[flow/config.mk]
export PLATFORM = sky130hd
export DESIGN_NAME = datapath
export DESIGN_NICKNAME = datapath
export VERILOG_FILES = /design/flow/design.v
export SDC_FILE = /design/flow/constraint.sdc
export NUM_CORES = 4
export LEC_CHECK = 0
export ABC_AREA = 1
export CAP_MARGIN = 40
export CORE_ASPECT_RATIO = 1.9
export CORE_MARGIN = 10
export CORE_UTILIZATION = 64
export CTS_CLUSTER_DIAMETER = 333
export CTS_CLUSTER_SIZE = 100
export SLEW_MARGIN = 20
export TNS_END_PERCENT = 25
[flow/constraint.sdc]
create_clock -name core_clock -period 5.5 [get_ports {clk}]
set_input_delay 1.1000 -clock core_clock [delete_from_list [all_inputs] [get_ports {clk}]]
set_output_delay 1.1000 -clock core_clock [all_outputs]
set_load 0.01 [all_outputs]
[flow/design.v]
module ALU(Ain,Bin,ALUop,out,Z);
input [15:0] Ain, Bin;
input [1:0] ALUop;
output [15:0] out;
output Z;
assign out = (ALUop == 2'b00) ? (Ain + Bin) : (ALUop == 2'b01) ? (Ain - Bin) : (ALUop == 2'b10) ? (Ain & Bin) : (~Bin) ;
assign Z =  (out == 16'b0000000000000000) ?  1'b1 : 1'b0;
endmodule
module regfile(data_in,writenum,write,readnum,clk,data_out);
input [15:0] data_in;
input [2:0] writenum, readnum;
input write, clk;
output [15:0] data_out;
reg [15:0] R[7:0];  
reg [15:0] data_out;
always_ff @ (posedge clk)
begin 
if (write)  
    R[writenum] <= data_in;   
end  
assign data_out = R[readnum];  
endmodule
module shifter(in,shift,sout);
input [15:0] in;
input [1:0] shift;
output [15:0] sout;
reg [15:0] sout;
always_comb 
begin 
    if (shift == 2'b00)
        sout = in;
    else if (shift == 2'b01)
        sout = in << 1;
    else if (shift == 2'b10)
        sout = in >> 1;
    else if (shift == 2'b11)
    begin
      sout = in >> 1;
      sout[15] = in[15];
    end 
    else 
    sout = 16'bxxxxxxxxxxxxxxxx;
end 
endmodule
module datapath (clk, writenum, readnum, write, datapath_in, vsel, loada, loadb, loadc, shift, asel, bsel, ALUop, loads, Z_out, datapath_out);
input write, clk, loada, loadb, loadc, asel, bsel, loads, vsel;
input [1:0] ALUop, shift;
input [2:0] writenum, readnum;
input [15:0] datapath_in;
output Z_out;
output [15:0] datapath_out;
wire [15:0] data_in;
reg[15:0] aloaded, in;
wire [15:0] Bin, Ain;
reg Z_out;
reg [15:0] datapath_out;
wire [15:0] data_out, sout, out;
wire Z;
assign data_in = vsel ? datapath_in : datapath_out;  
regfile REGFILE(data_in, writenum, write, readnum, clk, data_out);  
always_ff @(posedge clk)  
begin
if (loada == 1) 
begin
 aloaded <= data_out ;
end
end 
always_ff @(posedge clk)  
begin
if (loadb == 1) 
begin
 in <= data_out ;
end
end 
shifter SHIFTER(in,shift,sout);
assign Bin = bsel ? ({11'b0, datapath_in[4:0]}) : sout ;  
assign Ain = asel ? (16'b0000000000000000) : aloaded ;
ALU alu(Ain,Bin,ALUop,out,Z);  
always_ff @(posedge clk)  
begin
if (loads == 1) 
begin
 Z_out <= Z ;
end
end 
always_ff @(posedge clk)  
begin
if (loadc == 1) 
begin
 datapath_out <= out ;
end
end 
endmodule 
[flow/run.sh]
#!/bin/bash
# the make line also repeats each setting of config.mk as NAME=value (left out here)
make -C /OpenROAD-flow-scripts/flow DESIGN_CONFIG=/design/flow/config.mk WORK_HOME=/design/flow/orfs CLKGATE_MAP_FILE= finish
==> COMMIT_EDITMSG, run 1 <==
Log flow metrics for this revision

- Result of the run: complete, no violations
- The chip occupies between 20000 and 25000 sq um.
- In the final report, the number of hold violations comes to 0.
* Detailed-placement wirelength estimate: 19640 microns
- DRC violation count after routing: 0
- Maximum vdd ir drop: roughly 0.00043 V
* Maximum number of pins on one net before global-route repair: between 60 and 70
- The timing report shows the most common cell along the critical path to be sky130_fd_sc_hd__nand2_1.
- Source-to-sink clock delay at the later pin of the worst-skew pair: 0.44 ns
* Synth flops: approximately 180
- Combinational cell power: between 0.6 and 0.7 mW
- During synthesis, Yosys emitted a total of 4 warnings.
* Via-to-Cell Ratio: 6.526
- In this design, the largest share of critical-path delay is due to AND-OR/OR-AND gates.
* Number of nets in the finished design: about 1100
- Of the total power, combinational logic draws 0.178.
- Reg-to-Reg Start: in[6]$_DFFE_PP_
* Worst hold-check path type: reg2reg
* Slowest-stage cell, CP: sky130_fd_sc_hd__clkdlybuf4s50_1
- Post-Synthesis Cell Area: approximately 9400 sq um
- Initial antenna violation count: 0
- Of the total synthesized cell area, the portion taken by full adders, half adders and majority gates is 0.04304.
- Rows: roughly 60
- Maximum frequency from static timing analysis: approximately 0.22 GHz
* Mux area share: 0.01925
- Nature of the critical path startpoint: input port
* Antenna viol nets, final: 0
- Yosys stat area: roughly 9400 sq um
- Startpoint-to-endpoint class of the critical path: in2reg
- Number of clock buffers inserted by TritonCTS: 17
* Warning total across the stage logs: about 41
- Wire length of the first global-routing pass: approximately 45000 microns
- Maximum net fanout on the critical path: 14
- Fill cell instance count of the final layout: between 900 and 1000
* Period minus WS final: roughly 4.6 ns
- Per the post-synthesis report, the number of cells in the design is 966.
- Wire length reported by the detailed router: around 29000 microns
- Routed length per placed instance: 24.15 microns
* Largest non-sequential cell family by area: simple AND/OR/NAND/NOR gates
- The placement summary gives the final routability congestion estimate as between 0.9 and 1.
* Post-synthesis xor/xnor area fraction: 0.003742
- Of the available clock period, the critical path in the final layout requires 0.8287.
- Slack of the worst reg-to-reg path: approximately 2.3 ns
* Worst r2r path cells: 16
- Per the OpenROAD floorplan log, the height of the die is approximately 190 microns.
- Die x size: about 110 microns
- Signal nets in the final route climb as high as met4.
- At the pin with the least slew margin, the transition time is approximately 0.76 ns.
- OpenSTA lists the critical path endpoint as Z_out$_DFFE_PP_.
- STA classifies the critical path endpoint as a register.
* Post-cts sizing count: 0
* Power density over cell area: approximately 320 nW/um^2
- For this design the total switching power over the nets is about 1.1 mW.
* Number of enable flip-flop cells: approximately 180
- Counting instances in the post-synthesis netlist gives the leading cell types as 184 x sky130_fd_sc_hd__nor2_1, 177 x sky130_fd_sc_hd__edfxtp_1, 123 x sky130_fd_sc_hd__nand2_1, 88 x sky130_fd_sc_hd__inv_1, 79 x sky130_fd_sc_hd__o21ai_0.
- Total buffers and inverters traversed by the critical path: 4
* Max-slew violation count: 0
* Clock network fraction of design power: 0.357
- Unrepaired setup endpoints after global routing: no
* Clock Tree Buf Depth: 2
- Of the total synthesized cell area, the portion taken by AND-OR and OR-AND cells is 0.1176.
* Yosys simple share: 0.1909
- Leading cell types by total area after synthesis: sky130_fd_sc_hd__edfxtp_1 57%, sky130_fd_sc_hd__nor2_1 7.4%, sky130_fd_sc_hd__nand2_1 4.9%
- Iteration-0 DRC Markers: between 700 and 800
- Area of the core region: approximately 14000 sq um
- Max transition margin: 0.4941
- H-Tree Level Count: 4
* Clock-pin slew of the registers on the worst-case setup and hold paths: 0.08 ns
* Internal power of the cells: about 2.4 mW
- Top Consumer: registers
* Area grow syn2layout: 14.18%
- Sequential element share of the synthesized area: 0.5678
* Mean cell area of the mapped netlist: 9.691 sq um
* Most frequent cell after synthesis: sky130_fd_sc_hd__nor2_1
- The design draws 3.435 mW.
* Final antenna diode count: 0
- The number of cells on the worst hold path is listed as 1.
* Leakage power summed over all cells: 4.187 nW
- Router iterations before antenna repair: 8
* Met2 WL: 15220 microns
- Among all flip-flop cells after synthesis, the most frequent one is sky130_fd_sc_hd__edfxtp_1.
* Starting density of the core: 0.6563
- Summed over all failing endpoints, the final setup total negative slack is 0 ns.
- For this design the top-level I/O count stands at between 50 and 60.
- The signal on the critical path passes through clkdlybuf4s50_1 -> inv_2 -> nand2_2 -> o22ai_1 -> a21oi_1 -> nand2_1 -> inv_1 -> ha_1 -> inv_1 -> a21oi_1 -> o21ai_0 -> a21oi_1 -> nand2_1 -> o21ai_0 -> nand2_1 -> nand2_1 -> nand2_1 -> nand3b_1 -> nor2_2.
- The OpenROAD report gives the critical path a required time of between 5 and 6 ns.
* Synth async-reset ratio: 0
- Per the repair_timing log after CTS, setup buffers inserted total 0.
* Instance count on the critical path: 19
- The number of global-route vias before repair was between 7000 and 8000.
* Switching portion of total power: 0.3068
- Yosys mapped the design onto about 45 distinct sky130hd cell types.
- TritonCTS built the clock tree.
- The number of clock sinks came to 177.
- Port buffering added 51 buffers.
* Startpoint of the tightest hold check path: datapath_out[10]$_DFFE_PP_
- Per the timing report, the most critical flop-to-flop path finishes at Z_out$_DFFE_PP_.
* Total global routing track utilization: 0.2932
- Area fraction of the dominant cell type after synthesis: 0.5678
* Aggregate global routing overflow: 0
- Per the detail_route log, met3 wirelength is about 2500 microns.
- Yosys stat cell total: 966
- The power report attributes to the sequential group a share of 0.464.
* Post-synth top area cell: sky130_fd_sc_hd__edfxtp_1
- Synthesis produced a netlist with a net count of 1032.
- In this run the maximum-capacitance check reported violations numbering 0.
- According to the timing report, the critical path is launched from shift[1].
- Sequential cells consume a total of ~1.6 mW.
- Power of the clock network: roughly 1.2 mW
- The end-of-flow timing check tallies setup violations at 0.
* Met1 wire length: approximately 9500 microns
- After layout, the setup clock skew is reported as about 0.018 ns.
- The longest incremental delay of any stage on the critical path is reported as roughly 0.6 ns.
* Worst-case hold path end point: REGFILE.R[7][10]$_DFFE_PP_
- Clk Tree Root Cell: sky130_fd_sc_hd__clkbuf_16
- Arrival time at the worst endpoint: between 4 and 5 ns
- Post-CTS Hold Buffers: 0
- The routed layout has roughly 7900 vias.
[layout make-up]
| cell class | instances | area, sq um | share of cell area |
|---|---|---|---|
| clock buffers | 18 | 429.2 | 0.04015 |
| clock inverters | 14 | 167.7 | 0.01569 |
| inverters | 94 | 352.8 | 0.03301 |
| multi-input cells | 654 | 3506 | 0.3280 |
| flip-flops and latches | 177 | 5315 | 0.4972 |
| well taps | 186 | 232.7 | 0.02177 |
| repair buffers | 72 | 685.7 | 0.06415 |
[through the flow]
| stage | instances | cell area [sq um] | utilization | hold WS, ns | setup slack (ns) |
|---|---|---|---|---|---|
| 3_3_place_gp | 1179 | 10040 | 0.7039 | 0.6705 | 0.6781 |
| 4_1_cts | 1214 | 10670 | 0.7483 | 0.7159 | 1.050 |
| 3_5_place_dp | 1182 | 10080 | 0.7065 | 0.6939 | 0.6325 |
| 2_1_floorplan | 966 | 9361 | - | 0.6497 | 1.858 |
| 6_report | 1215 | 10690 | 0.7494 | 0.7074 | 0.9422 |
| 5_1_grt | 1215 | 10690 | 0.7494 | 0.7359 | 0.5604 |
[routing by layer]
layer | track usage | vias to the layer above
met4 | 0.1741 | 0
met2 | 0.5126 | 638
met3 | 0.04688 | 161
met5 | 0 | -
li1 | - | 3456
met1 | 0.3198 | 3674
==> inputs of run 2 (changes only) <==
Settings changed: ABC_AREA 1 to unset, CAP_MARGIN 40 to 20, CORE_ASPECT_RATIO 1.9 to unset, CORE_MARGIN 10 to 2, CORE_UTILIZATION 64 to 70, CTS_CLUSTER_DIAMETER 333 to unset, CTS_CLUSTER_SIZE 100 to 22, SETUP_SLACK_MARGIN set to 0.58, TNS_END_PERCENT 25 to unset.
Clock period 5.5 ns to 5.02 ns, I/O delays scaled along.
==> run 2 against run 1 <==
  * The flow now stops in 4_1_cts
  * Synthesized area is 1.8% lower
  * Synthesized cell count shrank 31%
  * Die area fell by 30%
==> COMMIT_EDITMSG, run 2 <==
Log flow metrics for this revision

- The synthesis report lists the Yosys warning total as 4.
* Starting density of the core: 0.7225
- Of the synthesized area, sequential elements account for 0.5783.
- Count of input and output buffers: roughly 51
* Area of the die: around 14000 sq um
* Post-Synthesis Cell Area: approximately 9200 sq um
- Sorting the synthesized cells by area gives the leading types as sky130_fd_sc_hd__edfxtp_1 58%, sky130_fd_sc_hd__mux4_2 8.6%, sky130_fd_sc_hd__mux2_2 4.5%.
- Row generation in the floorplan step produced around 41 rows.
- GPL Wtd Cong: around 1.0
- According to the I/O placement log, the pin count is between 50 and 60.
* Commonest cells post-synth: 177 x sky130_fd_sc_hd__edfxtp_1, 50 x sky130_fd_sc_hd__nor2_1, 37 x sky130_fd_sc_hd__mux2_2, 35 x sky130_fd_sc_hd__mux4_2, 33 x sky130_fd_sc_hd__nand2_1
- The synthesized design contains between 150 and 200 register bits.
- The number of nets handed over by synthesis was about 730.
* Largest non-sequential cell family by area: multiplexers
* Detailed-placement wirelength estimate: roughly 17000 microns
* Area of the core region: between 10000 and 15000 sq um
- Post-Syn Instances: about 660
* Die boundary height: around 120 microns
- Post-synth top area cell: sky130_fd_sc_hd__edfxtp_1
- Number of enable flip-flop cells: between 150 and 200
- Yosys stat area: a little over 9000 sq um
- In this run, the synthesized area fraction spent on and/or/nand/nor cells is recorded as 0.09216.
- Looking at the cell usage after synthesis, the top flip-flop cell is sky130_fd_sc_hd__edfxtp_1.
- A synthesized cell averages approximately 14 sq um.
- Post-synthesis xor/xnor area fraction: 0.008576
- The area fraction of the largest cell type after synthesis is 0.5783.
* Placed cell count: approximately 960
* Die x size: about 120 microns
* Synth async-reset ratio: 0
- Yosys stat cell total: ~660
- The run ended at 4_1_cts.
- In this run, the synthesized area fraction spent on AND-OR/OR-AND gates is recorded as 0.09570.
- In this run, the synthesized area fraction spent on adder and majority cells is recorded as 0.04492.
- Most frequent cell after synthesis: sky130_fd_sc_hd__edfxtp_1
- Distinct cells, synth: 68
- Mux area share: 0.1534
- The tool reported: "[ERROR DPL-0033] detailed placement checks failed during check placement".
- The flow did not finish.
==> run 2: through the flow <==
step | instance area (sq um) | hold slack (ns) | setup WS (ns)
after floorplan | 9216 | 0.7058 | -0.05223
after global placement | 10580 | 0.6899 | -0.5158
after detailed placement | 10580 | 0.7047 | -0.6133
==> inputs of run 3 (changes only) <==
Settings changed: ABC_AREA set to 1, CAP_MARGIN 20 to 35, CORE_ASPECT_RATIO set to 0.72, CORE_UTILIZATION 70 to 72, CTS_CLUSTER_DIAMETER set to 53, CTS_CLUSTER_SIZE 22 to 10, HOLD_SLACK_MARGIN set to 0.26, PLACE_DENSITY set to 0.4, SETUP_SLACK_MARGIN 0.58 to 0.53, TNS_END_PERCENT set to 5.
Clock period 5.02 ns to 2.93 ns, I/O delays scaled along.
==> run 3 against run 2 <==
  * The flow stops in 5_1_grt
  * Synthesized cell count rose by 45%
  * Synthesized area rose by 1.9%
  * Die area fell by 0.86%
==> COMMIT_EDITMSG, run 3 <==
Log flow metrics for this revision

- Result of the run: aborted with a tool error
* Last stage: 5_1_grt
* Error: [ERROR GRT-0232] Routing congestion too high. Check the congestion heatmap in the GUI.
- Yosys stat cell total: approximately 970
- Count of input and output buffers: 51
* Aggregate global routing overflow: ~94
* Area fraction of the dominant cell type after synthesis: 0.5678
- Area of the die: 13940 sq um
* Die boundary height: just over 100 microns
- Post-Synthesis Cell Area: about 9400 sq um
- The commonest cells after synthesis are 184 x sky130_fd_sc_hd__nor2_1, 177 x sky130_fd_sc_hd__edfxtp_1, 123 x sky130_fd_sc_hd__nand2_1, 88 x sky130_fd_sc_hd__inv_1, 79 x sky130_fd_sc_hd__o21ai_0.
* Clock Tree Buf Depth: 2
- The tree is rooted in a sky130_fd_sc_hd__clkbuf_16.
* Post-Synth AOI/OAI Area: 0.1176
- The main area contributors are sky130_fd_sc_hd__edfxtp_1 57%, sky130_fd_sc_hd__nor2_1 7.4%, sky130_fd_sc_hd__nand2_1 4.9%.
- Measured along the x axis, the die boundary spans 138.4 microns.
- Per the CTS log, the maximum H-tree level is 4.
- The most common cell in the synthesized netlist is sky130_fd_sc_hd__nor2_1.
* Detailed-placement wirelength estimate: just over 20000 microns
* Starting density of the core: 0.7346
- Placed cell count: 1277
- Distinct cells, synth: 45
- Post-CTS Hold Buffers: 0
- Sorting the Yosys area breakdown by cell type puts at the top sky130_fd_sc_hd__edfxtp_1.
- Rows: 35
* Clk sinks: 177
- The synthesis report names the predominant flop master as sky130_fd_sc_hd__edfxtp_1.
- Yosys stat area: around 9400 sq um
* Synth async-reset ratio: 0
* Number of enable flip-flop cells: about 180
- In this run, the synthesized area fraction spent on xor and xnor cells is recorded as 0.003742.
- Mux area share: 0.01925
- When the netlist entered floorplanning its net count stood at slightly above 1000.
- The global routing report lists combined usage of all routing layers as 0.6753.
* Mean cell area of the mapped netlist: around 9.7 sq um
- In this run the standard cell core region covers ~13000 sq um.
* Area share of fa/ha/maj cells after synthesis: 0.04304
* Synth flops: between 150 and 200
- In this run, the synthesized area fraction spent on and/or/nand/nor cells is recorded as 0.1909.
- TritonCTS created 17 clock buffers.
- For this design the top-level I/O count stands at about 52.
- By area, the combinational part of the netlist is dominated by simple AND/OR/NAND/NOR gates.
* Sequential element share of the synthesized area: 0.5678
* Yosys warning count: 4
* Post-Syn Instances: 966
- Per the gpl log, the routability congestion estimate is 1.046.
==> run 3: layer usage <==
layer  global-route usage  GRT overflow
met1               0.7108             0
met2               0.8972            50
met3               0.4542             1
met4               0.6224            43
met5               0.1193             0
==> run 3: repair_timing <==
item / CTS
hold endpoints to repair: 0
resized: 70
buffers inserted: 6
setup endpoints to repair: 16
pin swaps: 24
==> run 3: through the flow <==
step / power, mW / instance area (sq um) / worst slack [ns]
2_1_floorplan: 3.740 / 9389 / 0.01882
3_3_place_gp: 4.301 / 10960 / -0.8427
3_5_place_dp: 4.396 / 10960 / -0.9832
4_1_cts: 6.758 / 11800 / -0.09495
==> inputs of run 4 (changes only) <==
Settings changed: ABC_AREA 1 to 0, CAP_MARGIN 35 to 20, CELL_PAD_IN_SITES_GLOBAL_PLACEMENT set to 1, CORE_ASPECT_RATIO 0.72 to 1.84, CORE_UTILIZATION 72 to 40, CTS_CLUSTER_DIAMETER 53 to unset, CTS_CLUSTER_SIZE 10 to 16, GPL_ROUTABILITY_DRIVEN set to 0, HOLD_SLACK_MARGIN 0.26 to unset, MAX_ROUTING_LAYER set to met4, MIN_ROUTING_LAYER set to met2, PLACE_DENSITY 0.4 to unset, SETUP_SLACK_MARGIN 0.53 to unset, TNS_END_PERCENT 5 to unset.
Clock period 2.93 ns to 5.09 ns, I/O delays scaled along.
==> run 4 against run 3 <==
  * Now clean on timing, DRC and antenna
  * Synthesized cell count fell by 31%
  * Die area rose by 74%
  * Synthesized area fell by 1.8%
==> COMMIT_EDITMSG, run 4 <==
Log flow metrics for this revision

- The report lists the number of standard-cell rows as about 75.
* Clk sinks: ~180
- At the floorplan stage, the core utilization is reported as 0.4047.
- Top Consumer: registers
- The first global-routing pass estimated between 30000 and 40000 microns of wire.
- Via-to-Cell Ratio: roughly 7.3
* Yosys warning count: 4
- Number of nets in the finished design: 897
* Synth async-reset ratio: 0
* Internal power of the cells: 2.802 mW
* Largest non-sequential cell family by area: multiplexers
* Critical Path Most Common Cell: sky130_fd_sc_hd__buf_4
* Post-CTS Hold Buffers: 0
- Destination of the worst register-to-register timing path: datapath_out[15]$_DFFE_PP_
- Arrival time at the worst endpoint: between 5 and 6 ns
- Period minus WS final: ~4.9 ns
- The area recorded from the Yosys report for this design is between 9000 and 10000 sq um.
- All stages included, the depth of the critical timing path comes to 19.
- Walking the worst path, the cells encountered are clkdlybuf4s15_2 -> inv_2 -> mux2i_1 -> buf_4 -> inv_1 -> ha_4 -> buf_4 -> nand2_1 -> nor2_1 -> a221oi_2 -> o311a_1 -> buf_4 -> buf_4 -> o31ai_2 -> a221oi_1 -> o221ai_1 -> mux2_2 -> o211ai_1 -> buf_4.
- Fill cells in the final layout number 2016.
* Yosys simple share: 0.09216
- Input and output buffers added on the ports amount to 51.
* Crit path capture type: register
* Most frequent cell after synthesis: sky130_fd_sc_hd__edfxtp_1
- The flow reports power dissipated in combinational cells as around 0.8 mW.
- TritonCTS built the clock tree.
* Number of enable flip-flop cells: 177
- Summing all multi-input logic gate instances after layout gives around 3800 sq um.
- H-Tree Level Count: 4
- Per the hold report, the tightest min-delay path originates at datapath_out[13]$_DFFE_PP_.
- In this run, the synthesized area fraction spent on xor and xnor cells is recorded as 0.008576.
* Worst r2r path cells: 19
- The critical path ends at datapath_out[15]$_DFFE_PP_.
* Slowest-stage cell, CP: sky130_fd_sc_hd__o311a_1
* Post-Synth AOI/OAI Area: 0.09570
- Number of global-route vias before repair: between 9000 and 10000
- Post-Synthesis Cell Area: 9191 sq um
- Maximum frequency from static timing analysis: 0.2035 GHz
- Max-slew violation count: 0
* Clock-pin slew of the registers on the worst-case setup and hold paths: around 0.060 ns
- For reference, the most critical setup path is categorized as in2reg.
* Area taken by flip-flops and latches: 5315 sq um
- Yosys stat cell total: 664
- CP max stage delay: 0.43 ns
- In the routed design, unresolved DRC markers number 0.
* Number of clock buffers inserted by TritonCTS: 17
* Power density over cell area: ~320 nW/um^2
- In the placement report, post-DP HPWL is listed as approximately 18000 microns.
- Synth flops: roughly 180
- The critical path starts at bsel.
- Source-to-sink clock delay at the later pin of the worst-skew pair: ~0.43 ns
- The share of total power dissipated in combinational logic is 0.214.
* Max transition margin: 0.2697
- The worst setup path is launched from an input port.
- The final report lists the setup-violating endpoint count as 0.
* Number of max-cap violations: 0
* Antenna viol nets, final: 0
* Power of the clock network: 1.23 mW
- Distinct cells, synth: between 60 and 70
- Per the detail_route report, routed wire per instance is between 20 and 25 microns.
- STA lists the maximum fanout along the critical path as 6.
- OpenROAD emitted warnings numbering about 40.
* Top_reg_cell synth: sky130_fd_sc_hd__edfxtp_1
* Area of the die: roughly 24000 sq um
- The power report attributes to the sequential group a share of 0.460.
- Worst hold-check path type: reg2reg
- In this run, power in flip-flops and latches comes to between 1.5 and 2 mW.
* Die boundary height: ~210 microns
- Sequential element share of the synthesized area: 0.5783
- Clock network fraction of design power: 0.326
- Maximum vdd ir drop: 0.0002764 V
* Commonest cells post-synth: 177 x sky130_fd_sc_hd__edfxtp_1, 50 x sky130_fd_sc_hd__nor2_1, 37 x sky130_fd_sc_hd__mux2_2, 35 x sky130_fd_sc_hd__mux4_2, 33 x sky130_fd_sc_hd__nand2_1
- Reg-to-Reg Start: in[1]$_DFFE_PP_
* Period utilization: 0.9654
- Post-Syn Instances: 664
- Worst-case hold path end point: REGFILE.R[4][13]$_DFFE_PP_
- Worst path top cell family by delay: AND-OR/OR-AND gates
- In this run the standard cell core region covers approximately 23000 sq um.
* WHS Path Cells: 1
- After global routing the overflow that remains totals 0.
- Initial antenna violation count: 0
- The floorplan step set the die width to around 120 microns.
- Clock Tree Buf Depth: 2
- Slack of the worst reg-to-reg path: about 0.55 ns
- The flow ran to the end and the layout has no timing, DRC or antenna violations.
- The number of nets handed over by synthesis was 730.
- Measured on the finished design, the core utilization comes to 0.5136.
- The routed layout has 8437 vias.
* Post-synth top area cell: sky130_fd_sc_hd__edfxtp_1
* Final antenna diode count: 0
- After synthesis, the share of cell area in mux cells is 0.1534.
- Router iterations before antenna repair: 6
- Switching portion of total power: 0.2562
- Area share of fa/ha/maj cells after synthesis: 0.04492
* Clk Tree Root Cell: sky130_fd_sc_hd__clkbuf_16
* Transition time at the pin with the least slew margin: 1.082 ns
- Number of primary I/O pins: around 52
- Entering global routing, the biggest net connects 33 pins.
* Wire length reported by the detailed router: around 25000 microns
* Final standard cell area without fillers: roughly 12000 sq um
* Final hold vios: 0
* Worst Clk Skew: a little over 0.006 ns
- Required time of the critical path: approximately 5.4 ns
- In the global route stage, overall resource usage came out at 0.3228.
* Total buffers and inverters traversed by the critical path: 8
- After detailed placement, the total cell area comes to 10910 sq um.
- Total net switching power: just under 1 mW
* Mean cell area of the mapped netlist: between 10 and 15 sq um
- Area fraction of the dominant cell type after synthesis: 0.5783
* Leading cell types by total area after synthesis: sky130_fd_sc_hd__edfxtp_1 58%, sky130_fd_sc_hd__mux4_2 8.6%, sky130_fd_sc_hd__mux2_2 4.5%
- Leakage power summed over all cells: 4.288 nW
- Unrepaired setup endpoints after global routing: no
- Area grow syn2layout: 26.90%
- Per the log, the first TritonRoute iteration ended with a DRC count of 1505.
==> run 4: cell type report <==
type | count | area share
sequential | 177 | 0.4557
inverter | 28 | 0.009011
timing repair buffer | 182 | 0.1285
clock inverter | 12 | 0.01008
multi-input combinational | 425 | 0.3262
clock buffer | 20 | 0.03744
tap | 308 | 0.03304
==> run 4: per-layer routing <==
metal  up-vias  wire (microns)  track usage
li1       2905               -            -
met1      2963               0            -
met2      2360           14570       0.4156
met3       209            8480       0.3586
met4         0            1836      0.08292
met5         -               0            -
==> run 4: what timing repair did <==
action	CTS	global route
setup endpoints to repair	3	1
gates resized	35	19
pin swaps	18	22
buffers inserted	3	4
==> run 4: through the flow <==
step,TNS (ns),power (mW),std cells,hold slack (ns),setup slack (ns)
2_1_floorplan,0,2.151,664,0.7058,0.003769
3_3_place_gp,-1.940,2.491,1113,0.6865,-0.6366
3_5_place_dp,-2.258,2.500,1113,0.7095,-0.7186
4_1_cts,-0.03879,3.743,1148,0.7227,-0.03879
5_1_grt,0,3.925,1152,0.7559,0.05178
6_report,0,3.767,1152,0.7281,0.1763
==> inputs of run 5 (changes only) <==
Settings changed: ABC_AREA 0 to unset, CELL_PAD_IN_SITES_GLOBAL_PLACEMENT 1 to unset, CORE_ASPECT_RATIO 1.84 to unset, CORE_UTILIZATION 40 to 70, CTS_CLUSTER_SIZE 16 to 51, GPL_ROUTABILITY_DRIVEN 0 to unset, HOLD_SLACK_MARGIN set to 0.28, MAX_ROUTING_LAYER met4 to unset, MIN_ROUTING_LAYER met2 to unset, SETUP_SLACK_MARGIN set to 1.58, SLEW_MARGIN 20 to 25, TNS_END_PERCENT set to 5.
Clock period 5.09 ns to 5.5 ns, I/O delays scaled along.
==> run 5 against run 4 <==
  * Synthesized cell count unchanged
  * Combinational power down 6.2%
  * Highest routed layer unchanged
  * Sequential share of layout area up 1.8 points
  * Critical path depth down 2
  * Largest power group unchanged
  * Still clean
  * Cell count down 16%
  * Clock-buffer cell count down 3
  * Synthesized area unchanged
  * Register-to-register slack better by 0.13 ns
==> COMMIT_EDITMSG, run 5 <==
Log flow metrics for this revision

* Rows: around 40
- The critical path endpoint has a required time of between 5 and 6 ns.
* Fin cells: 967
- Part of the power in registers: 0.440
- Series of cell instances along the critical path: clkdlybuf4s50_1 -> nand2b_4 -> ha_2 -> inv_2 -> fa_2 -> a21o_4 -> buf_6 -> o211ai_1 -> o22ai_2 -> buf_6 -> o41ai_4 -> o31ai_2 -> mux2_4 -> a211o_1 -> or4_4 -> or4_4 -> nor4_4
- The number of antenna violations at the first check in global routing was 0.
* Area share of fa/ha/maj cells after synthesis: 0.04492
- STA classifies the critical path startpoint as an input port.
* Placed cell count: between 900 and 1000
* Area fraction of the dominant cell type after synthesis: 0.5783
- Summed negative setup slack over all endpoints: 0 ns
- Post-Synth AOI/OAI Area: 0.09570
- For reference, the critical path is launched at asel.
- Derived from the worst setup path, the maximum achievable clock frequency is a little under 0.2 GHz.
- On the final layout, the worst hold slack is between 0.7 and 0.8 ns.
- Power attributed to sequential cells is about 1.6 mW.
* Clk sinks: roughly 180
* Clk Tree Root Cell: sky130_fd_sc_hd__clkbuf_16
* Instance count on the critical path: 17
- Detailed-placement wirelength estimate: about 17000 microns
* Combinational cell power: ~0.75 mW
- Iteration-0 DRC Markers: 1389
- Power density over cell area: 326.6 nW/um^2
- The power report lists cell-internal power as 2.602 mW.
- Largest non-sequential cell family by area: multiplexers
* Leakage power summed over all cells: 4.090 nW
* Crit path capture type: register
* Synth flops: around 180
* Number of enable flip-flop cells: 177
- The routed design shows a via density per instance of around 7.5.
- Per the post-run analysis, buffers plus inverters along the critical path come to 4.
- Source-to-sink clock delay at the later pin of the worst-skew pair: between 0.4 and 0.5 ns
- Maximum net fanout on the critical path: 3
- In this design, the largest share of critical-path delay is due to AND-OR/OR-AND gates.
* Number of clock buffers inserted by TritonCTS: 17
- Period utilization: 0.9440
* Power of the clock network: roughly 1.3 mW
- Maximum vdd ir drop: around 0.00030 V
* Worst hold-check path type: reg2reg
- Per the timing report, the most critical flop-to-flop path originates at in[0]$_DFFE_PP_.
* Clock-pin slew of the registers on the worst-case setup and hold paths: ~0.08 ns
- The number of antenna diodes in the final layout is 0.
* Total global routing track utilization: 0.4460
- Mux area share: 0.1534
- The data arrival time reported for the critical path is 5.45 ns.
- Of the total power, combinational logic draws 0.206.
- CTS tree: built
* Starting density of the core: 0.7225
- sky130_fd_sc_hd__edfxtp_1 takes more of the synthesized area than any other cell.
* Area of the die: ~14000 sq um
- The synthesis log from Yosys contains 4 warnings.
- The number of cells reported by Yosys stat comes to 664.
* Post-synthesis xor/xnor area fraction: 0.008576
* Yosys stat area: between 9000 and 10000 sq um
- Mean cell area of the mapped netlist: 13.84 sq um
- Of all power groups, the one with the highest power is registers.
- Period minus WS final: about 5.2 ns
* Wire length reported by the detailed router: roughly 30000 microns
* Destination of the worst register-to-register timing path: Z_out$_DFFE_PP_
* Worst r2r path cells: 17
- Number of max-cap violations: 0
- Antenna viol nets, final: 0
- Max transition margin: 0.2679
- The stage logs contain a warning count of approximately 45.
- After filler insertion, the fill cell instance count of the layout stands at 500.
* Unrepaired setup endpoints after global routing: yes
- Summing every instance area after synthesis gives roughly 9200 sq um.
- Switching portion of total power: 0.2905
- Looking at the gate-level netlist, the highest instance count belongs to sky130_fd_sc_hd__edfxtp_1.
- STA shows the worst min-delay path finishing at REGFILE.R[6][4]$_DFFE_PP_.
- Number of nets at floorplan: about 730
- According to the floorplan report, the die height is approximately 120 microns.
- Result of the run: complete, no violations
- Startpoint of the tightest hold check path: datapath_out[4]$_DFFE_PP_
- Total net switching power: approximately 1.1 mW
- For reference, the most critical setup path is categorized as in2reg.
* Die x size: roughly 120 microns
- Router iterations before antenna repair: 6
- Distinct cells, synth: between 60 and 70
- Max-slew violation count: 0
* Worst Clk Skew: ~0.020 ns
- In the hold timing report, the worst path depth is 1.
* Transition time at the pin with the least slew margin: between 1 and 1.5 ns
- Setup crit end: Z_out$_DFFE_PP_
- Count of input and output buffers: between 50 and 60
* Maximum number of pins on one net before global-route repair: 39
- The H-tree was split into 4 levels.
- The first global-routing pass estimated between 40000 and 50000 microns of wire.
- By area the synthesized netlist is led by sky130_fd_sc_hd__edfxtp_1 58%, sky130_fd_sc_hd__mux4_2 8.6%, sky130_fd_sc_hd__mux2_2 4.5%.
- Area of the core region: 12720 sq um
- The placed instances occupy a cell area of between 10000 and 15000 sq um.
- Area grow syn2layout: 22.16%
- The layout stage reports a final design area of between 10000 and 15000 sq um.
* Via count: 7237
* Sequential element share of the synthesized area: 0.5783
* Post-Syn Instances: approximately 660
* Clock Tree Buf Depth: 2
- Slowest-stage cell, CP: sky130_fd_sc_hd__clkdlybuf4s50_1
* Top_reg_cell synth: sky130_fd_sc_hd__edfxtp_1
- RePlAce ended its routability-driven mode at a weighted congestion of approximately 0.92.
- For this run, the slowest stage of the critical path takes 0.53 ns.
- Synth async-reset ratio: 0
- Clock network fraction of design power: 0.354
* Commonest cells post-synth: 177 x sky130_fd_sc_hd__edfxtp_1, 50 x sky130_fd_sc_hd__nor2_1, 37 x sky130_fd_sc_hd__mux2_2, 35 x sky130_fd_sc_hd__mux4_2, 33 x sky130_fd_sc_hd__nand2_1
* Number of nets in the finished design: approximately 850
* Slack of the worst reg-to-reg path: between 0.6 and 0.7 ns
- In this run, the synthesized area fraction spent on and/or/nand/nor cells is recorded as 0.09216.
- Aggregate global routing overflow: 0
* Number of primary I/O pins: between 50 and 60
- Count of final setup violators: 0
- Number of global-route vias before repair: 7210
- The final timing report lists a hold violation count of 0.
- Dividing the detail-routed wire length by the instance count gives around 32 microns.
* DRC violation count after routing: 0
run 5: final cells by class:
cell class                      count  area [sq um]  area share
Clock buffer                       17         425.4     0.03789
Clock inverter                     15         188.9     0.01683
Inverter                           28         105.1    0.009360
Multi-Input combinational cell    425          3830      0.3411
Sequential cell                   177          5315      0.4734
Tap cell                          172         215.2     0.01917
Timing Repair Buffer              133          1149      0.1023
run 5: stage by stage:
step,utilization,total power [mW],setup slack [ns]
after floorplan,-,1.991,0.3318
after global placement,0.8088,2.217,-0.1207
after detailed placement,0.8090,2.248,-0.2276
after CTS,0.8781,3.595,0.3444
after global routing,0.8826,3.728,0.2767
final,0.8826,3.668,0.3079
run 5: per-layer routing:
metal / global-route usage / vias up / wire (microns) / share of wire
met4: 0.2731 / 0 / 2191 / 0.072
met5: 0 / - / 0 / 0
met3: 0.1009 / 221 / 3666 / 0.12
li1: - / 2826 / - / -
met1: 0.5697 / 3376 / 10300 / 0.34
met2: 0.7001 / 814 / 14310 / 0.47
run 5: timing repair:
action                                  in CTS  in global routing
hold buffers                                 0                  0
gates cloned                                 0                  0
gates resized                               51                  3
pin swaps                                   22                 13
setup buffers                               14                  5
endpoints found under the setup margin      14                  8
==> inputs of run 6 (changes only) <==
Settings changed: CORE_UTILIZATION 70 to 64, CTS_CLUSTER_SIZE 51 to 47, HOLD_SLACK_MARGIN 0.28 to unset, SETUP_SLACK_MARGIN 1.58 to unset, SLEW_MARGIN 25 to 20, TNS_END_PERCENT 5 to unset.
Clock period 5.5 ns to 3.17 ns, I/O delays scaled along.
==> run 6 against run 5 <==
  * Now fails the layout checks on setup timing
  * Worst setup slack got worse by 1.9 ns
  * Worst hold slack got worse by 0.0077 ns
  * Via count increased by 4.5%
  * Combinational power increased by 100%
  * Critical path type is now reg2reg
  * Sequential power increased by 73%
  * Cell count increased by 12%
  * Clock skew decreased by 0.00094 ns
  * Flip-flop count unchanged
==> COMMIT_EDITMSG, run 6 <==
Log flow metrics for this revision

- Mux area share: 0.1534
* Worst setup timing slack at the placement stage: -2.073 ns
- Worst Clk Skew: about 0.019 ns
- Per the gpl log, the routability congestion estimate is 0.9419.
- The detail route stage leaves a number of antenna-violating nets equal to 0.
* Yosys stat cell total: between 600 and 700
* Worst hold slack across all endpoints: about 0.76 ns
- All stages included, the depth of the critical timing path comes to 16.
* Clock network fraction of design power: 0.339
- Sequential element share of the synthesized area: 0.5783
* Internal power of the cells: 4.667 mW
- Critical Path Most Common Cell: sky130_fd_sc_hd__or4_4
* Count of input and output buffers: 51
- Part of the power in registers: 0.426
- Starting density of the core: 0.6596
- Crit path capture type: register
- Yosys stat area: around 9200 sq um
- In this run the standard cell core region covers between 10000 and 15000 sq um.
* Source-to-sink clock delay at the later pin of the worst-skew pair: ~0.44 ns
- According to the report, the first pass of detailed routing completed in 6 iterations.
- After routing the design area is roughly 12000 sq um.
- After synthesis, the netlist uses 68 different library cells.
- The cell area that synthesis handed to floorplanning was just over 9000 sq um.
* Transition time at the pin with the least slew margin: about 1 ns
- Power of the clock network: 2.22 mW
- The first global-routing pass estimated 45410 microns of wire.
* Combinational cell power: about 1.5 mW
- Iteration-0 DRC Markers: around 1300
- Switching portion of total power: 0.2888
- In this run, the synthesized area fraction spent on AND-OR/OR-AND gates is recorded as 0.09570.
- After detailed placement, the design holds a cell count of 1022.
* Number of nets at floorplan: between 700 and 800
- The worst-case max-slew headroom was logged as 0.3408.
* Reg-to-Reg Start: in[0]$_DFFE_PP_
* Slowest-stage cell, CP: sky130_fd_sc_hd__or4_4
- Initial antenna violation count: 2
- TritonCTS built the clock tree.
- Startpoint-to-endpoint class of the critical path: reg2reg
* Clk Tree Root Cell: sky130_fd_sc_hd__clkbuf_16
- The share of synthesized area in the top cell type comes to 0.5783.
* Cell Area, Placed: 11080 sq um
* Die boundary height: ~120 microns
* Comb pwr share: 0.235
- Per the detail_route report, the via count comes to between 7000 and 8000.
- Across every metal layer, demand over resource in global routing totals 0.4163.
* Number of nets in the finished design: 957
* Post-route setup slack: -1.605 ns
- The worst hold path belongs to the class reg2reg.
* Maximum frequency from static timing analysis: approximately 0.21 GHz
- Result of the run: finished with violations
- Setup violations remaining at the end of the flow were counted as 12.
* Required time of the critical path: between 3 and 4 ns
- Destination of the worst register-to-register timing path: Z_out$_DFFE_PP_
- Hold analysis lists the worst path endpoint as REGFILE.R[1][1]$_DFFE_PP_.
- Detailed-placement wirelength estimate: ~17000 microns
- Total buffers and inverters traversed by the critical path: 3
- Wire length reported by the detailed router: 30860 microns
- Period minus WS final: roughly 4.8 ns
* Leading cell types by total area after synthesis: sky130_fd_sc_hd__edfxtp_1 58%, sky130_fd_sc_hd__mux4_2 8.6%, sky130_fd_sc_hd__mux2_2 4.5%
* Max-slew violation count: 0
- Max-cap violations in this run came to 0.
- Mean cell area of the mapped netlist: ~14 sq um
- Warnings raised by the tools during the run amount to between 40 and 50.
- The flow measured a signed area growth from synthesis to layout of 33.53%.
- Per the synthesis report, the adder-cell share of the synthesized area is 0.04492.
- In this run, the synthesized area fraction spent on and/or/nand/nor cells is recorded as 0.09216.
- Via-to-Cell Ratio: ~7
- Per STA, the worst path is made up of or3b_4 -> a2bb2oi_4 -> ha_2 -> inv_2 -> fa_2 -> a21o_1 -> buf_4 -> buf_6 -> maj3_2 -> o21ai_2 -> xnor2_1 -> o2111ai_1 -> or4_4 -> or4_1 -> or4_4 -> nor4_4.
- Setup repair after global routing could not meet its margin everywhere.
- Final Core Density: 0.8808
* Number of primary I/O pins: between 50 and 60
- In this run the layout check failures are setup timing.
- Synth async-reset ratio: 0
* Commonest cells post-synth: 177 x sky130_fd_sc_hd__edfxtp_1, 50 x sky130_fd_sc_hd__nor2_1, 37 x sky130_fd_sc_hd__mux2_2, 35 x sky130_fd_sc_hd__mux4_2, 33 x sky130_fd_sc_hd__nand2_1
- Entering global routing, the biggest net connects 33 pins.
- STA classifies the critical path startpoint as a register.
- Most frequent cell after synthesis: sky130_fd_sc_hd__edfxtp_1
* Final antenna diode count: 0
- For this design, the sink count on the clock tree is approximately 180.
* Area of the die: ~15000 sq um
- In the synthesized netlist the dominant register cell turns out to be sky130_fd_sc_hd__edfxtp_1.
* Yosys warning count: 4
- WHS Path Cells: 1
- Looking at hold timing, the worst path starts from datapath_out[1]$_DFFE_PP_.
- Total net switching power: about 1.9 mW
- H-Tree Level Count: 4
* Maximum vdd ir drop: just over 0.0005 V
- Leakage power summed over all cells: around 4.7 nW
* Number of enable flip-flop cells: ~180
* Largest non-sequential cell family by area: multiplexers
* Post-synthesis xor/xnor area fraction: 0.008576
- The total overflow left after global routing is 0.
* Routed length per placed instance: around 28 microns
* Setup crit end: Z_out$_DFFE_PP_
* Maximum net fanout on the critical path: 3
* CP max stage delay: ~0.59 ns
* Total power draw: between 6 and 7 mW
* Clock Tree Buf Depth: 2
* Slack of the worst reg-to-reg path: -1.60 ns
- Power density over cell area: roughly 530 nW/um^2
- Sequential power for this build is 2.80 mW.
- Adding up every negative setup slack in the final design gives -7.469 ns.
* Die x size: approximately 120 microns
- After detailed routing, the number of remaining DRC violations is 0.
* Number of clock buffers inserted by TritonCTS: 17
- The most critical setup path has its startpoint at in[0]$_DFFE_PP_.
- After clock tree synthesis, the clock-pin slew on the worst setup and hold paths is approximately 0.08 ns.
* Rows: between 40 and 50
- Looking at the group totals, the largest power group turns out to be registers.
- The timing report attributes the biggest portion of critical-path delay to simple AND/OR/NAND/NOR gates.
- The finished layout holds 1084 standard cells, fillers aside.
- After synthesis the netlist holds a flip-flop and latch count of 177.
- Final hold vios: 0
* Number of global-route vias before repair: between 7000 and 8000
* Post-synth top area cell: sky130_fd_sc_hd__edfxtp_1
* Fill cell instance count of the final layout: between 500 and 600
- For the worst flop-to-flop path, the logic depth is 16.
* Arrival time at the worst endpoint: 5.02 ns
* Period utilization: 1.506
* Post-CTS Hold Buffers: 0
- Post-Syn Instances: approximately 660
## run 6: timing repair
item                                    4_1_cts  5_1_grt
pin swaps                                    43       22
setup buffers                                24       10
gates resized                                69       35
cloned                                        0        0
endpoints found under the setup margin       14       13
## run 6: routing by layer
layer / vias up / wire length (microns) / share of wire / global-route usage
li1: 3041 / - / - / -
met1: 3622 / 10680 / 0.35 / 0.5429
met2: 731 / 14960 / 0.48 / 0.6758
met3: 169 / 3560 / 0.12 / 0.09615
met4: 2 / 1643 / 0.053 / 0.1804
met5: - / 13 / 0.00042 / 0
## run 6: cell type report
class | instances | area, sq um | area share
clock inverters | 15 | 171.4 | 0.01397
well taps | 180 | 225.2 | 0.01835
repair buffers | 242 | 2011 | 0.1638
clock buffers | 17 | 425.4 | 0.03466
multi-input cells | 425 | 4020 | 0.3276
inverters | 28 | 105.1 | 0.008564
flip-flops and latches | 177 | 5315 | 0.4331
==> inputs of run 7 (changes only) <==
Settings changed: CELL_PAD_IN_SITES_GLOBAL_PLACEMENT set to 0, CORE_ASPECT_RATIO set to 1.76, CORE_UTILIZATION 64 to 51, CTS_CLUSTER_SIZE 47 to 82, MAX_ROUTING_LAYER set to met4, PLACE_DENSITY set to 0.65, SLEW_MARGIN 20 to 40, TNS_END_PERCENT set to 85.
Clock period 3.17 ns to 3.65 ns, I/O delays scaled along.
==> run 7 against run 6 <==
  * Critical path depth grew 1
  * Sequential power shrank 14%
  * Synthesized cell count unchanged
  * Combinational power fell by 22%
  * Worst setup slack gained 0.64 ns
  * Total power decreased by 18%
  * Cell count increased by 3.5%
  * Via count is 15% lower
  * The layout still fails its checks (setup timing)
  * Die area grew 25%
==> COMMIT_EDITMSG, run 7 <==
Log flow metrics for this revision

* Arrival time at the worst endpoint: approximately 4.9 ns
- The global route stage reports its total congestion overflow as 0.
- Per the synthesis report, the number of distinct cell types is slightly below 70.
- At floorplan, the net count of the design was reported as roughly 730.
* Clock network fraction of design power: 0.326
- The worst setup path is launched from an input port.
* Worst path top cell family by delay: AND-OR/OR-AND gates
- In this run the layout overhead on the synthesized area is reported as 31.62%.
- In this run the critical register-to-register path is captured at Z_out$_DFFE_PP_.
- Clock-pin slew of the registers on the worst-case setup and hold paths: ~0.070 ns
- Antenna viol nets, final: 0
* Number of nets in the finished design: around 940
* Part of the power in registers: 0.450
- Startpoint-to-endpoint class of the critical path: in2reg
- Period minus WS final: around 4.6 ns
* CTS tree: built
- Clk Tree Root Cell: sky130_fd_sc_hd__clkbuf_16
- Final hold vios: 0
* Post-synthesis xor/xnor area fraction: 0.008576
- The buffer_ports step reported a buffer count of 51.
* Power of the clock network: approximately 1.8 mW
- Series of cell instances along the critical path: buf_6 -> or3b_4 -> a2bb2oi_4 -> ha_2 -> inv_2 -> fa_2 -> a21o_1 -> a311oi_2 -> o22ai_2 -> o41ai_2 -> buf_4 -> o31ai_4 -> mux2_4 -> a211o_1 -> or4_1 -> or4_4 -> nor4_4
* Post-Synthesis Cell Area: 9191 sq um
- The number of antenna violations at the first check in global routing was 0.
- Wire length of the first global-routing pass: 38320 microns
- Via count: 6461
- Final standard cell area without fillers: 12100 sq um
* Maximum frequency from static timing analysis: between 0.2 and 0.25 GHz
* Most frequent cell after synthesis: sky130_fd_sc_hd__edfxtp_1
- The post-placement cell area is 11140 sq um.
- In this run the core area contains ~65 standard-cell rows.
- Of the total synthesized cell area, the portion taken by full adders, half adders and majority gates is 0.04492.
- Yosys attributes the largest share of cell area to sky130_fd_sc_hd__edfxtp_1 58%, sky130_fd_sc_hd__mux4_2 8.6%, sky130_fd_sc_hd__mux2_2 4.5%.
- The number of global-route vias before repair came to ~7000.
- Counting cells, the worst reg-to-reg path comes to 16.
- Number of primary I/O pins: approximately 52
- Yosys warning count: 4
- STA classifies the critical path endpoint as a register.
* Die boundary height: ~180 microns
* Total net switching power: approximately 1.4 mW
- Post-Synth AOI/OAI Area: 0.09570
* Worst hold-check path type: reg2reg
- Of the combinational cells, the family taking the most area is multiplexers.
* Worst-case hold path end point: REGFILE.R[3][14]$_DFFE_PP_
- Clk sinks: roughly 180
- Clock Tree Buf Depth: 2
- Yosys stat area: around 9200 sq um
- The timing report lists the critical path depth as 17 cells.
- Averaged over all synthesized cells, the footprint is between 10 and 15 sq um.
* Starting density of the core: 0.5161
- The core region is approximately 18000 sq um.
* Internal power of the cells: 3.975 mW
- The design draws between 5 and 6 mW.
- Switching portion of total power: 0.2583
* Required time of the critical path: 3.90 ns
* Mux area share: 0.1534
- In the Yosys report the total cell count is about 660.
- Maximum vdd ir drop: 0.0005850 V
* Wire length reported by the detailed router: approximately 24000 microns
- Hold repair after CTS inserted 0 buffers.
- Max-slew violation count: 0
- The flow reports power dissipated in combinational cells as ~1.2 mW.
* Via-to-Cell Ratio: 5.758
- The number of buffers and inverters on the critical path is 3.
- Max transition margin: 0.4533
- Total global routing track utilization: 0.2771
- CP max stage delay: 0.44 ns
- The script computed a power per unit cell area of approximately 440 nW/um^2.
* Unrepaired setup endpoints after global routing: yes
- Comb pwr share: 0.224
- Startpoint of the tightest hold check path: datapath_out[14]$_DFFE_PP_
- Area of the die: about 19000 sq um
- Detailed-placement wirelength estimate: ~18000 microns
- Final antenna diode count: 0
- For flop-to-flop paths, the worst setup slack is -0.90 ns.
- Setup crit end: Z_out$_DFFE_PP_
* Post-Syn Instances: 664
- For the sequential group, total power comes out at approximately 2.4 mW.
* Commonest cells post-synth: 177 x sky130_fd_sc_hd__edfxtp_1, 50 x sky130_fd_sc_hd__nor2_1, 37 x sky130_fd_sc_hd__mux2_2, 35 x sky130_fd_sc_hd__mux4_2, 33 x sky130_fd_sc_hd__nand2_1
* Slowest-stage cell, CP: sky130_fd_sc_hd__or4_4
- The number of clock buffers added by TritonCTS is 17.
- Iteration-0 DRC Markers: between 300 and 400
* Top_reg_cell synth: sky130_fd_sc_hd__edfxtp_1
- Worst Clk Skew: between 0.01 and 0.015 ns
- Worst setup timing slack at the placement stage: -1.894 ns
- Per the detail_route report, DRC violations left total 0.
- Result of the run: finished with violations
* Sequential element share of the synthesized area: 0.5783
* Yosys simple share: 0.09216
* Period utilization: 1.264
- Leakage power summed over all cells: 4.563 nW
* Post-synth top area cell: sky130_fd_sc_hd__edfxtp_1
- Yosys mapped a number of flops with a built-in enable equal to 177.
- The clock tree synthesis step divided the H-tree into 4 levels.
* Die x size: roughly 110 microns
- Post-route setup slack: -0.9629 ns
* Routed length per placed instance: 21.77 microns
- Entering global routing, the biggest net connects 33 pins.
* Transition time at the pin with the least slew margin: between 0.8 and 0.9 ns
* Violated checks: setup timing
* Router iterations before antenna repair: 5
* Worst setup path startpoint: shift[0]
- Per the synth log, the flip-flop and latch total comes to roughly 180.
- Hold analysis shows the worst path with a depth of 1.
- Top Consumer: registers
- For the worst-skew pair, the clock arrives at the later sink with an insertion delay of 0.43 ns.
* Fill cell instance count of the final layout: about 1300
* GPL Wtd Cong: about 0.95
* Reg-to-Reg Start: in[0]$_DFFE_PP_
- Synth async-reset ratio: 0
- Area fraction of the dominant cell type after synthesis: 0.5783
- Per the finish-stage timing summary, setup violations number 6.
- Maximum net fanout on the critical path: 3
- Warnings raised by the tools during the run amount to 42.
* Number of max-cap violations: 0
-- run 7: cell type report --
type / count / area (sq um) / area share
inverter: 28 / 107.6 / 0.008894
clock buffer: 17 / 425.4 / 0.03516
sequential: 177 / 5315 / 0.4393
multi-input combinational: 425 / 3964 / 0.3276
tap: 234 / 292.8 / 0.02420
timing repair buffer: 226 / 1853 / 0.1532
clock inverter: 15 / 140.1 / 0.01158
-- run 7: what timing repair did --
item                       4_1_cts  5_1_grt
buffers inserted                 9        5
pin swaps                       23       27
gates resized                   49       38
setup endpoints to repair       13        8
-- run 7: metrics by stage --
| step | TNS, ns | hold WS, ns | utilization | cells |
|---|---|---|---|---|
| 6_report | -1.718 | 0.7168 | 0.6792 | 1122 |
| 5_1_grt | -2.306 | 0.7613 | 0.6792 | 1122 |
| 4_1_cts | -1.992 | 0.7304 | 0.6670 | 1118 |
| 3_5_place_dp | -13.81 | 0.7192 | 0.6254 | 1078 |
| 3_3_place_gp | -12.35 | 0.6859 | 0.6256 | 1078 |
| 2_1_floorplan | -1.533 | 0.7058 | - | 664 |
-- run 7: layer usage --
layer | wire [microns] | global-route usage | up-vias
li1 | - | - | 3004
met1 | 9140 | 0.2974 | 3238
met2 | 13610 | 0.4983 | 161
met3 | 624 | 0.03179 | 58
met4 | 1047 | 0.1419 | 0
met5 | 0 | - | -
==> inputs of run 8 (changes only) <==
Settings changed: ABC_AREA set to 1, CELL_PAD_IN_SITES_DETAIL_PLACEMENT set to 2, CELL_PAD_IN_SITES_GLOBAL_PLACEMENT 0 to 3, CORE_ASPECT_RATIO 1.76 to unset, CORE_MARGIN 2 to 7, CORE_UTILIZATION 51 to 59, CTS_CLUSTER_SIZE 82 to unset, MAX_ROUTING_LAYER met4 to unset, PLACE_DENSITY 0.65 to unset, PLACE_DENSITY_LB_ADDON set to 0.26, SETUP_SLACK_MARGIN set to 0.61, SLEW_MARGIN 40 to 20, TNS_END_PERCENT 85 to unset.
Clock period 3.65 ns to 6.06 ns, I/O delays scaled along.
==> run 8 against run 7 <==
  * The flow now stops in 3_1_place_gp_skip_io
  * Synthesized cell count rose by 45%
  * Synthesized area rose by 1.9%
  * Die area rose by 2.3%
==> COMMIT_EDITMSG, run 8 <==
Log flow metrics for this revision

- Number of nets at floorplan: 1032
* Top_reg_cell synth: sky130_fd_sc_hd__edfxtp_1
- Leading cell types by total area after synthesis: sky130_fd_sc_hd__edfxtp_1 57%, sky130_fd_sc_hd__nor2_1 7.4%, sky130_fd_sc_hd__nand2_1 4.9%
- For this run, the register share of the synthesized area comes to 0.5678.
- After synthesis, the most frequently instantiated cells are 184 x sky130_fd_sc_hd__nor2_1, 177 x sky130_fd_sc_hd__edfxtp_1, 123 x sky130_fd_sc_hd__nand2_1, 88 x sky130_fd_sc_hd__inv_1, 79 x sky130_fd_sc_hd__o21ai_0.
- Post-Synth AOI/OAI Area: 0.1176
* Number of enable flip-flop cells: about 180
* Area share of fa/ha/maj cells after synthesis: 0.04304
- The number of cells reported by Yosys stat comes to 966.
* Rows: 45
- Sorting the Yosys area breakdown by cell type puts at the top sky130_fd_sc_hd__edfxtp_1.
- Post-synthesis xor/xnor area fraction: 0.003742
* Post-Synthesis Cell Area: roughly 9400 sq um
* Distinct cells, synth: about 45
- The cell count after synthesis came out at 966.
* Mux area share: 0.01925
- According to the logs, the last stage reached was 3_1_place_gp_skip_io.
* Error: [ERROR FLW-0024] Place density exceeds 1.0 (current PLACE_DENSITY_LB_ADDON =  0.26). Please check if the value of  PLACE_DENSITY_LB_ADDON is between 0 and 0.99.
- Synth async-reset ratio: 0
- Area fraction of the dominant cell type after synthesis: 0.5678
* Synth flops: approximately 180
- Warnings reported by Yosys during synthesis add up to 4.
- By area, the combinational part of the netlist is dominated by simple AND/OR/NAND/NOR gates.
- The flow did not finish.
- The total area inside the core boundary comes to about 15000 sq um.
- Starting density of the core: 0.6090
- Yosys simple share: 0.1909
* Die boundary height: 140.0 microns
- Die x size: between 100 and 150 microns
- In the post-synthesis netlist, the cell with the most instances is sky130_fd_sc_hd__nor2_1.
- The die covers just under 20000 sq um.
- Yosys stat area: 9361 sq um
- Mean cell area of the mapped netlist: ~9.7 sq um
==> inputs of run 9 (changes only) <==
Settings changed: ABC_AREA 1 to unset, CELL_PAD_IN_SITES_DETAIL_PLACEMENT 2 to unset, CELL_PAD_IN_SITES_GLOBAL_PLACEMENT 3 to unset, CORE_MARGIN 7 to 2, CORE_UTILIZATION 59 to 66, CTS_CLUSTER_DIAMETER set to 30, MAX_ROUTING_LAYER set to met4, PLACE_DENSITY_LB_ADDON 0.26 to unset, SETUP_SLACK_MARGIN 0.61 to 0.86, TNS_END_PERCENT set to 5.
Clock period 6.06 ns to 2.97 ns, I/O delays scaled along.
==> run 9 against run 8 <==
  * The layout now fails its checks (setup timing)
  * Die area decreased by 24%
  * Synthesized area down 1.8%
  * Synthesized cell count down 31%
==> COMMIT_EDITMSG, run 9 <==
Log flow metrics for this revision

* Starting density of the core: 0.6699
- Part of the power in registers: 0.427
* Total power draw: 7.028 mW
- Arrival time at the worst endpoint: around 5.5 ns
- Crit path capture type: register
- Startpoint of the tightest hold check path: datapath_out[0]$_DFFE_PP_
- Wire length of the first global-routing pass: around 48000 microns
* Total buffers and inverters traversed by the critical path: 4
* Internal power of the cells: roughly 4.8 mW
- The number of antenna violations at the first check in global routing was 1.
- Period utilization: 1.773
* Worst Clk Skew: 0.01689 ns
* Destination of the worst register-to-register timing path: Z_out$_DFFE_PP_
- Series of cell instances along the critical path: dlymetal6s2s_1 -> buf_4 -> buf_4 -> nor3b_1 -> a221oi_4 -> buf_12 -> o211ai_1 -> a21boi_1 -> nor3_1 -> nor3_2 -> or4_4 -> or4_4 -> or4_4 -> nor4_4
- Routed length per placed instance: between 30 and 40 microns
- Post-synth top area cell: sky130_fd_sc_hd__edfxtp_1
* Critical Path Most Common Cell: sky130_fd_sc_hd__or4_4
* Final hold vios: 0
- Per the synthesis report, the AND-OR/OR-AND share of the synthesized area is 0.09570.
- In the synthesized netlist, the cells that appear most often are 177 x sky130_fd_sc_hd__edfxtp_1, 50 x sky130_fd_sc_hd__nor2_1, 37 x sky130_fd_sc_hd__mux2_2, 35 x sky130_fd_sc_hd__mux4_2, 33 x sky130_fd_sc_hd__nand2_1.
* Area of the die: between 10000 and 15000 sq um
* DRC violation count after routing: 0
- Switching portion of total power: 0.3162
- Sequential group power: about 3.0 mW
* Aggregate global routing overflow: 0
* Iteration-0 DRC Markers: around 1800
- Per the synth stats, the flop cell with the highest instance count is sky130_fd_sc_hd__edfxtp_1.
* Clock network fraction of design power: 0.331
* Slowest-stage cell, CP: sky130_fd_sc_hd__nor3b_1
- Worst path top cell family by delay: simple AND/OR/NAND/NOR gates
* Rows: between 40 and 50
* GPL Wtd Cong: approximately 0.97
* Area fraction of the dominant cell type after synthesis: 0.5783
* WHS Path Cells: 1
- Slack of the worst reg-to-reg path: -2.09 ns
- Combinational cell power: about 1.7 mW
- Die x size: roughly 120 microns
- The net switching power in the latest report is 2.222 mW.
- The synthesized instance count is roughly 660.
* CP max stage delay: about 1.0 ns
* Count of input and output buffers: about 50
* Warning total across the stage logs: roughly 45
* Distinct cells, synth: between 60 and 70
- VDD sags by at most 0.0008137 V.
- Per the Yosys statistics, synthesis produced around 660 cells.
- Yosys simple share: 0.09216
- H-Tree Level Count: 4
- The pin closest to its max-slew limit shows a slew of 1.261 ns.
- The report shows a maximum critical-path fanout of 11.
- Synth async-reset ratio: 0
- Pin placement for this block handled about 52 I/O pins.
- Note, the detailed placer reported a final HPWL of 18200 microns.
- Synth flops: 177
* Leading cell types by total area after synthesis: sky130_fd_sc_hd__edfxtp_1 58%, sky130_fd_sc_hd__mux4_2 8.6%, sky130_fd_sc_hd__mux2_2 4.5%
- CTS placed an instance of sky130_fd_sc_hd__clkbuf_16 at the clock tree root.
- In the final design database the tool counted roughly 940 nets.
- Source-to-sink clock delay at the later pin of the worst-skew pair: 0.45 ns
* Post-Synthesis Cell Area: slightly above 9000 sq um
- Most frequent cell after synthesis: sky130_fd_sc_hd__edfxtp_1
* Post-route setup slack: -2.297 ns
- Sequential element share of the synthesized area: 0.5783
- Area grow syn2layout: 31.99%
- Maximum number of pins on one net before global-route repair: 33
- The number of maximum-capacitance violations recorded for the run is 0.
* Post-CTS Hold Buffers: 0
- Worst hold-check path type: reg2reg
- Max transition margin: 0.1572
- No sink is reached through more buffers than the 2 on the longest clock path.
* Top Consumer: registers
* Unrepaired setup endpoints after global routing: yes
* Yosys warning count: 4
* Via count: between 8000 and 9000
* Setup crit end: Z_out$_DFFE_PP_
- Antenna viol nets, final: 0
- A synthesized cell averages about 14 sq um.
- The leakage component of the power was reported as 4.595 nW.
- Number of nets at floorplan: ~730
- The CTS log lists the clock sinks for this run as roughly 180.
- Violated checks: setup timing
* Post-synthesis xor/xnor area fraction: 0.008576
- STA shows the worst min-delay path finishing at REGFILE.R[5][0]$_DFFE_PP_.
- Clock-pin slew of the registers on the worst-case setup and hold paths: 0.08 ns
* Period minus WS final: approximately 5.3 ns
- CTS tree: built
- On the final layout, the worst hold slack is about 0.76 ns.
* Power of the clock network: 2.33 mW
- Maximum frequency from static timing analysis: about 0.19 GHz
- For this design the ratio of total power to cell area is ~580 nW/um^2.
- After floorplanning, the core was sized to cover approximately 14000 sq um.
- The area recorded from the Yosys report for this design is 9191 sq um.
* Worst r2r path cells: 11
- Number of clock buffers inserted by TritonCTS: 17
- The number of global-route vias before repair came to around 7700.
- Wire length reported by the detailed router: 36750 microns
- Per STA, the startpoint of the critical path is bsel.
- Largest non-sequential cell family by area: multiplexers
* Number of enable flip-flop cells: roughly 180
* Die boundary height: about 120 microns
- Max-slew check failures listed in the final report amount to 0.
* Mux area share: 0.1534
- The data required time reported for the critical path is 3.23 ns.
* Count of final setup violators: 14
* Via-to-Cell Ratio: slightly below 8
- Instance count on the critical path: 14
- Router iterations before antenna repair: 9
- Total global-route track usage over all layers is 0.4648.
* Nature of the critical path startpoint: input port
- Comb pwr share: 0.242
- Once layout is complete, the utilization of the core stands at 0.8843.
- Reg-to-Reg Start: in[4]$_DFFE_PP_
* Startpoint-to-endpoint class of the critical path: in2reg
- Area share of fa/ha/maj cells after synthesis: 0.04492
- Result of the run: finished with violations
-- run 9: layout make-up --
| type | instances | area (sq um) |
|---|---|---|
| well taps | 180 | 225.2 |
| fillers | 503 | 1588 |
| flip-flops and latches | 177 | 5315 |
| inverters | 28 | 105.1 |
| clock inverters | 15 | 165.2 |
| diodes | 1 | 2.502 |
| multi-input cells | 425 | 4003 |
| clock buffers | 17 | 425.4 |
| repair buffers | 229 | 1891 |
-- run 9: timing repair --
item,CTS,global route
endpoints found under the setup margin,16,16
setup buffers,2,11
resized,17,64
pin swaps,10,28
-- run 9: routing by layer --
layer	global-route usage	vias up	wire length, microns
li1	-	3020	-
met1	0.5826	3807	11120
met2	0.6910	1087	16110
met3	0.1203	404	6087
met4	0.2701	0	3423
met5	-	-	0
-- run 9: metrics by stage --
step | setup TNS (ns) | std cells | setup slack [ns] | instance area, sq um
floorplan | -5.646 | 664 | -1.689 | 9259
global placement | -18.00 | 1026 | -2.181 | 11120
finish | -14.25 | 1072 | -2.297 | 12130
CTS | -11.27 | 1060 | -1.840 | 11790
global route | -13.58 | 1072 | -2.173 | 12130
detailed placement | -19.59 | 1026 | -2.278 | 11120
Power is estimated from default activity; no workload was simulated.
